==> flow/design.v <==
`timescale 1ns/1ps
module fir(
	input			clk_100k,
	input			rst_n,
	input 	signed [8:0]	samp_in,
	output 	signed [8:0]	fir_out	
);
wire	signed [15:0]	b[0:20];
reg	signed [8:0]	samp[0:20]; 
wire signed [24:0]	mult[0:20];
wire signed [33:0]	sum;
assign b[0] = 16'h0312;
assign b[1] = 16'h03F8;
assign b[2] = 16'h0694;
assign b[3] = 16'h0AAD;
assign b[4] = 16'h0FE6;
assign b[5] = 16'h15BC;
assign b[6] = 16'h1B9F;
assign b[7] = 16'h20F9;
assign b[8] = 16'h2539;
assign b[9] = 16'h27F6;
assign b[10] = 16'h28E9;
assign b[11] = 16'h27F6;
assign b[12] = 16'h2539;
assign b[13] = 16'h20F9;
assign b[14] = 16'h1B9F;
assign b[15] = 16'h15BC;
assign b[16] = 16'h0FE6;
assign b[17] = 16'h0AAD;
assign b[18] = 16'h0694;
assign b[19] = 16'h03F8;
assign b[20] = 16'h0312;
integer i;
always @(posedge clk_100k or negedge rst_n) begin
	if(!rst_n) begin
		for(i=20;i>=0;i=i-1)begin
			samp[i] <= 0;
		end
	end
	else begin  
		for(i=20;i>0;i=i-1)begin
			samp[i] <= samp[i-1];
		end
		samp[0] <= samp_in;
	end
end
genvar j;
for(j=0;j<=20;j=j+1)begin
	assign mult[j] = $signed(samp[j])*$signed(b[j]);
end
assign sum = mult[0]+mult[1]+mult[2]+mult[3]+mult[4]+mult[5]+mult[6]+mult[7]+mult[8]+mult[9]+mult[10]+mult[11]+mult[12]+mult[13]+mult[14]+mult[15]+mult[16]+mult[17]+mult[18]+mult[19]+mult[20];
assign fir_out = sum[24:16];
endmodule
Settings: LEC_CHECK=0, ABC_AREA=1, CAP_MARGIN=0, CORE_MARGIN=5, CORE_UTILIZATION=65, CTS_CLUSTER_DIAMETER=207, CTS_CLUSTER_SIZE=99, HOLD_SLACK_MARGIN=0.24, PLACE_DENSITY=0.6, SETUP_SLACK_MARGIN=-0.5, SLEW_MARGIN=20; clock period 16.0 ns.
run.sh (not shown) runs the stock make flow with config.mk's settings and CLKGATE_MAP_FILE=.
The first run reached the layout checks and failed them: negative setup slack.
Change:
Settings changed: ABC_AREA 1 to default, CAP_MARGIN 0 to 35, CORE_UTILIZATION 65 to 40, CTS_CLUSTER_DIAMETER 207 to 393, HOLD_SLACK_MARGIN 0.24 to default, PLACE_DENSITY 0.6 to default, SETUP_SLACK_MARGIN -0.5 to 0.85.
After rerunning: The new run produced a clean layout; clock-buffer cell count rises by 3; worst setup slack gains 410 ps; design area goes up by a few percent; wire length falls by a few percent; register-to-register slack got worse by 110 ps; flip-flop count does not change; fmax went up by a few percent; global-route usage goes down by 13 points; non-clock buffer count came out higher by 101.
Change:
Settings changed: CAP_MARGIN 35 to 0, CORE_UTILIZATION 40 to 65, CTS_CLUSTER_DIAMETER 393 to 238, HOLD_SLACK_MARGIN from default to 0.24, PLACE_DENSITY from default to 0.6, SETUP_SLACK_MARGIN 0.85 to -0.2.
After rerunning: The changed run finished with timing, DRC and antenna clean; utilization goes up by 25 points; critical path depth fell by 4.
Change:
Settings changed: CAP_MARGIN 0 to 20, CORE_MARGIN 5 to 2, CORE_UTILIZATION 65 to 40, CTS_CLUSTER_DIAMETER 238 to 235, CTS_CLUSTER_SIZE 99 to default, GPL_ROUTABILITY_DRIVEN from default to 0, HOLD_SLACK_MARGIN 0.24 to default, MAX_ROUTING_LAYER from default to met4, PLACE_DENSITY 0.6 to default, SETUP_SLACK_MARGIN -0.2 to default.
Synthesized area does not change.
Register-to-register slack improves by 90 ps.
Utilization falls by 25 points.
Setup slack is better by 170 ps.
Maximum frequency goes up by 1.1%.
Synthesized cell count is unchanged.
Via count rises by 0.80%.
Routed wire length barely changes.
Global-route usage went down by 11 points.
Final cell count rose by 12%.

// fir: RTL as listed in full above, without the edits since
Settings: LEC_CHECK=0, ABC_AREA=1, CAP_MARGIN=20, CELL_PAD_IN_SITES_GLOBAL_PLACEMENT=0, CORE_ASPECT_RATIO=1.47, CORE_MARGIN=2, CORE_UTILIZATION=72, CTS_CLUSTER_SIZE=72, GPL_ROUTABILITY_DRIVEN=1, MIN_ROUTING_LAYER=met1, PLACE_DENSITY=0.64, SETUP_SLACK_MARGIN=4.55, SLEW_MARGIN=20; clock period 15.5 ns.
The first run ran to the end with no violations.
Next try:
Settings changed: ABC_AREA 1 to unset, CAP_MARGIN 20 to 15, CELL_PAD_IN_SITES_GLOBAL_PLACEMENT 0 to unset, CORE_ASPECT_RATIO 1.47 to unset, CTS_CLUSTER_SIZE 72 to unset, GPL_ROUTABILITY_DRIVEN 1 to unset, MIN_ROUTING_LAYER met1 to unset, PLACE_DENSITY 0.64 to unset, SETUP_SLACK_MARGIN 4.55 to -0.94.
Clock period 15.5 ns to 13.4 ns, I/O delays scaled along.
The changed run finished with negative setup slack left. Cell area came out higher by 4.7%. Routed wire length hardly moves. Area after synthesis falls by 1.7%. Setup slack gets worse by 2.0 ns. Final cell count climbs by 2.3%. Non-clock buffer count grows by 595. Core utilization is higher by 4.8 points. First-iteration DRC count is higher by 30%. Count of clock-buffer cells in the layout decreases by 2. Worst hold slack improves by 0.0090 ns.
